==> flow/design.v (excerpt) <==
module miniCPU (
    input [17:0] switches,  
    input ligar,       
    input enviar,      
    input clk,         
    input rst_n,       
    output [7:0] LCD_DATA,
    output LCD_RS,
    output LCD_RW,
    output LCD_EN,
    output LCD_ON,
    output LCD_BLON
);
For scale: roughly 4800 cells after synthesis, roughly 420 flip-flops, about 35 I/O pins, roughly 0.034 mm^2 of cells after synthesis.
clock: 17.1 ns
lec_check: 0
abc_area: 1
cap_margin: 15
cell_pad_in_sites_detail_placement: 2
core_aspect_ratio: 1.01
core_margin: 10
core_utilization: 30
cts_cluster_size: 85
hold_slack_margin: 0.13
place_density_lb_addon: 0.17
setup_slack_margin: 2.45
slew_margin: 5
tns_end_percent: 5
run.sh (not shown) runs the stock make flow with config.mk's settings and CLKGATE_MAP_FILE=.
Edit:
Settings changed: CAP_MARGIN 15 to 20, CELL_PAD_IN_SITES_DETAIL_PLACEMENT 2 to default, CORE_ASPECT_RATIO 1.01 to default, CORE_MARGIN 10 to 2, CORE_UTILIZATION 30 to 61, CTS_CLUSTER_SIZE 85 to default, HOLD_SLACK_MARGIN 0.13 to default, PLACE_DENSITY_LB_ADDON 0.17 to default, SETUP_SLACK_MARGIN 2.45 to default, SLEW_MARGIN 5 to 20, TNS_END_PERCENT 5 to default.
Clock period 17.1 ns to 10.5 ns, I/O delays scaled along.
After rerunning: The changed run went through all stages and came out clean; sequential share of layout area is higher by 0.75 points; wire length is lower by 24%; cell count is lower by 12%.
Edit:
Settings changed: CAP_MARGIN 20 to 0, CORE_UTILIZATION 61 to 72, CTS_CLUSTER_DIAMETER from default to 362, CTS_CLUSTER_SIZE from default to 30, PLACE_DENSITY from default to 0.66.
Clock period 10.5 ns to 6.84 ns, I/O delays scaled along.
The changed run failed in 5_1_grt.
Area after synthesis is unchanged.
Die size decreases by 15%.
Synthesized cell count is unchanged.
Edit:
Settings changed: ABC_AREA 1 to default, CAP_MARGIN 0 to 20, CORE_UTILIZATION 72 to 40, CTS_CLUSTER_DIAMETER 362 to default, CTS_CLUSTER_SIZE 30 to default, PLACE_DENSITY 0.66 to default, SETUP_SLACK_MARGIN from default to 0.84.
Clock period 6.84 ns to 12.1 ns, I/O delays scaled along.
The changed run finished clean.
Area after synthesis grows by a few percent.
Synthesized cell count is lower by about a fifth.
Die size increases by well over a third.
Edit:
Settings changed: ABC_AREA from default to 1, CORE_UTILIZATION 40 to 72, CTS_CLUSTER_SIZE from default to 99, PLACE_DENSITY_LB_ADDON from default to 0.05, SETUP_SLACK_MARGIN 0.84 to 2.79.
Clock period 12.1 ns to 9.45 ns, I/O delays scaled along.
- This time the run ended with an error in 5_1_grt with GRT-0232
- die size decreases by 45%
- synthesized area decreases by 2.6%
- synthesized cell count increases by about 24%
Edit:
Settings changed: ABC_AREA 1 to default, CORE_UTILIZATION 72 to 25, CTS_CLUSTER_SIZE 99 to default, PLACE_DENSITY_LB_ADDON 0.05 to default, SETUP_SLACK_MARGIN 2.79 to default.
Clock period 9.45 ns to 12.1 ns, I/O delays scaled along.
=> The changed run passed the timing, design-rule and antenna checks. Die size is higher to 2.9 times its value. Synthesized area climbs by 2.7%. Synthesized cell count decreases by 19%.

miniCPU again, from the RTL that the note above started with.
Settings: LEC_CHECK=0, CAP_MARGIN=0, CELL_PAD_IN_SITES_DETAIL_PLACEMENT=2, CORE_MARGIN=2, CORE_UTILIZATION=57, GPL_ROUTABILITY_DRIVEN=0, PLACE_DENSITY=0.47, SLEW_MARGIN=25, TNS_END_PERCENT=20; clock period 20.0 ns.
The starting point failed in 3_5_place_dp.
==> next run, changes <==
==> flow/config.mk (replaced) <==
export PLATFORM = sky130hd
export DESIGN_NAME = miniCPU
export DESIGN_NICKNAME = miniCPU
export VERILOG_FILES = /design/flow/design.v
export SDC_FILE = /design/flow/constraint.sdc
export NUM_CORES = 4
export LEC_CHECK = 0
export CAP_MARGIN = 20
export CORE_MARGIN = 2
export CORE_UTILIZATION = 40
export SLEW_MARGIN = 20
After rerunning: With this change the flow passed the timing, design-rule and antenna checks; area after synthesis stays the same; synthesized cell count stays the same; die area came out higher by about 40%.
==> next run, changes <==
==> flow/constraint.sdc (replaced) <==
create_clock -name core_clock -period 12.1 [get_ports {clk}]
set_input_delay 2.4200 -clock core_clock [delete_from_list [all_inputs] [get_ports {clk}]]
set_output_delay 2.4200 -clock core_clock [all_outputs]
set_load 0.01 [all_outputs]
The changed run produced a clean layout.
Hold slack is better by 0.16 ns.
Critical path depth increases by 10.
Global-route usage went up by 1.1 points.
Sequential power is higher by 62%.
==> next run, changes <==
--- a/flow/config.mk
+++ b/flow/config.mk
@@ -10 +10 @@
-export CORE_UTILIZATION = 40
+export CORE_UTILIZATION = 72
==> flow/constraint.sdc (replaced) <==
create_clock -name core_clock -period 10.8 [get_ports {clk}]
set_input_delay 2.1600 -clock core_clock [delete_from_list [all_inputs] [get_ports {clk}]]
set_output_delay 2.1600 -clock core_clock [all_outputs]
set_load 0.01 [all_outputs]
Effect: Synthesized area stays the same; clock power stays flat; sequential share of layout area came out higher by 0.53 points; wire length is higher by a few percent; register-to-register slack degrades by 0.67 ns; power came out higher by about a fifth; maximum frequency climbs by a few percent.

Starting RTL as in the previous note.
// miniCPU
module miniCPU (
    input [17:0] switches,  
    input ligar,       
    input enviar,      
    input clk,         
    input rst_n,       
    output [7:0] LCD_DATA,
    output LCD_RS,
    output LCD_RW,
    output LCD_EN,
    output LCD_ON,
    output LCD_BLON
);
    wire [2:0] opcode = switches [17:15];
    wire [3:0] reg_dest = switches [14:11];
    wire [3:0] reg_input1 = switches[10:7];
    wire [3:0] reg_input2 = switches [6:3];
    wire signal = switches[6];
    wire [15:0] imediato_module = {10'd0, switches[5:0]};
    wire [15:0] imediato = (signal) ? (-imediato_module) : imediato_module;
    wire [15:0] mem_read_data1;
    wire [15:0] mem_read_data2;
    wire [15:0] alu_result;
    reg write_enable;
    reg [15:0] mem_write;
    reg [1:0] alu_selector;
    reg [15:0] alu_input_2;
    reg soft_reset; 
    wire memory_reset_signal = ligar & ~soft_reset;  
    parameter [2:0] LOAD = 3'b000, ADD = 3'b001, ADDI = 3'b010, SUB = 3'b011,
                    SUBI = 3'b100, MUL = 3'b101, CLEAR = 3'b110, DISPLAY = 3'b111;                   
    memoryCPU Memo (
        .clock(clk),
        .reset(memory_reset_signal),
        .regWrite(write_enable),
        .write_reg_addr(reg_dest),
        .write_data(mem_write),
        .read_reg_addr_1(reg_input1),
        .read_reg_addr_2(reg_input2),
        .read_data_1(mem_read_data1),
        .read_data_2(mem_read_data2)
    );
    aluCPU ALU (
        .data1(mem_read_data1),
        .data2(alu_input_2),
        .sel(alu_selector),
  ...
export LEC_CHECK = 0
export CAP_MARGIN = 15
export CORE_ASPECT_RATIO = 1.01
export CORE_MARGIN = 10
export CORE_UTILIZATION = 30
export CTS_CLUSTER_SIZE = 85
export HOLD_SLACK_MARGIN = 0.13
export PLACE_DENSITY_LB_ADDON = 0.17
export SETUP_SLACK_MARGIN = 2.45
export SLEW_MARGIN = 5
export TNS_END_PERCENT = 95
create_clock -name core_clock -period 17.1 [get_ports {clk}]
==> next run, changes <==
Settings changed: CAP_MARGIN 15 to 20, CORE_ASPECT_RATIO 1.01 to default, CORE_MARGIN 10 to 2, CORE_UTILIZATION 30 to 53, CTS_CLUSTER_SIZE 85 to default, HOLD_SLACK_MARGIN 0.13 to default, PLACE_DENSITY from default to 0.47, PLACE_DENSITY_LB_ADDON 0.17 to default, SETUP_SLACK_MARGIN 2.45 to default, SLEW_MARGIN 5 to 20, TNS_END_PERCENT 95 to default.
Clock period 17.1 ns to 20.0 ns, I/O delays scaled along.
Fmax drops by 3.3%.
Cell area decreases by 2.0%.
Clock-buffer cell count grows by 6.
Worst hold slack improved by 0.014 ns.
Global-route usage increases by 16 points.
Power fell by 15%.
==> next run, changes <==
Settings changed: CAP_MARGIN 20 to 15, CORE_UTILIZATION 53 to 58, PLACE_DENSITY 0.47 to default, PLACE_DENSITY_LB_ADDON from default to 0.17, SETUP_SLACK_MARGIN from default to 2.45, TNS_END_PERCENT from default to 95.
Clock period 20.0 ns to 10.1 ns, I/O delays scaled along.
The new run finished with timing, DRC and antenna clean.
Final area climbs by 15%.
Via count goes up by 8.6%.
Register-to-register slack degrades by 7.4 ns.
Worst setup slack degrades by 7.4 ns.
Power goes up by 130%.
Combinational power rises to 2.8 times its value.
Sequential share of layout area shrinks by 3.9 points.
Count of clock-buffer cells in the layout fell by 5.
Wire length goes up by 7.8%.
Global-route usage goes up by 4.1 points.
Clock power went up by 98%.
==> next run, changes <==
Settings changed: ABC_AREA from default to 1, CORE_UTILIZATION 58 to 72, CTS_CLUSTER_DIAMETER from default to 106, PLACE_DENSITY_LB_ADDON 0.17 to default, SETUP_SLACK_MARGIN 2.45 to -0.87.
Clock period 10.1 ns to 13.8 ns, I/O delays scaled along.
=> Utilization is higher by 4.9 points; worst setup slack is better by 1.5 ns; non-clock buffer count drops by 405; clock power goes down by 34%; sequential power shrinks by 36%.

Starting RTL as in the previous note.
// miniCPU
module miniCPU (
    input [17:0] switches,  
    input ligar,       
    input enviar,      
    input clk,         
    input rst_n,       
    output [7:0] LCD_DATA,
    output LCD_RS,
    output LCD_RW,
    output LCD_EN,
    output LCD_ON,
    output LCD_BLON
);
clock: 8.87 ns
lec_check: 0
cap_margin: 20
core_aspect_ratio: 0.72
core_margin: 2
core_utilization: 72
cts_cluster_size: 37
max_routing_layer: met4
place_density: 0.65
slew_margin: 20
The baseline produced a layout that fails on negative setup slack.
Then changed:
CAP_MARGIN = 15   (was 20)
CORE_ASPECT_RATIO = unset   (was 0.72)
CTS_CLUSTER_DIAMETER = 32   (was unset)
CTS_CLUSTER_SIZE = unset   (was 37)
MAX_ROUTING_LAYER = unset   (was met4)
PLACE_DENSITY = 0.68   (was 0.65)
SETUP_SLACK_MARGIN = 2.45   (was unset)
TNS_END_PERCENT = 95   (was unset)
clock period = 10.1 ns   (was 8.87 ns; I/O delays follow)
Effect: The changed run did not get past 5_1_grt on GRT-0232. Die area stays flat. Area after synthesis stays the same. Synthesized cell count does not change.
Then changed:
CAP_MARGIN = 20   (was 15)
CORE_UTILIZATION = 63   (was 72)
CTS_CLUSTER_DIAMETER = unset   (was 32)
PLACE_DENSITY = unset   (was 0.68)
SETUP_SLACK_MARGIN = unset   (was 2.45)
TNS_END_PERCENT = unset   (was 95)
clock period = 8.87 ns   (was 10.1 ns; I/O delays follow)
With this change the flow finished with negative setup slack left.
Synthesized area does not change.
Die area came out higher by about 14%.
Synthesized cell count does not change.
Then changed:
CAP_MARGIN = 40   (was 20)
CORE_UTILIZATION = 72   (was 63)
clock period = 10.5 ns   (was 8.87 ns; I/O delays follow)
Outcome: Now the flow completed without violations; first-iteration DRC count rises by 12%; sequential cell count stays the same; worst setup slack is better by 0.67 ns; clock skew increases by 0.011 ns; routed wire length drops by 8.4%; combinational power is lower by 30%; sequential share of layout area came out higher by 3.9 points; power decreases by 22%; final cell count shrinks by 13%.
No activity file was given, so power comes from the tool's default toggle rates.
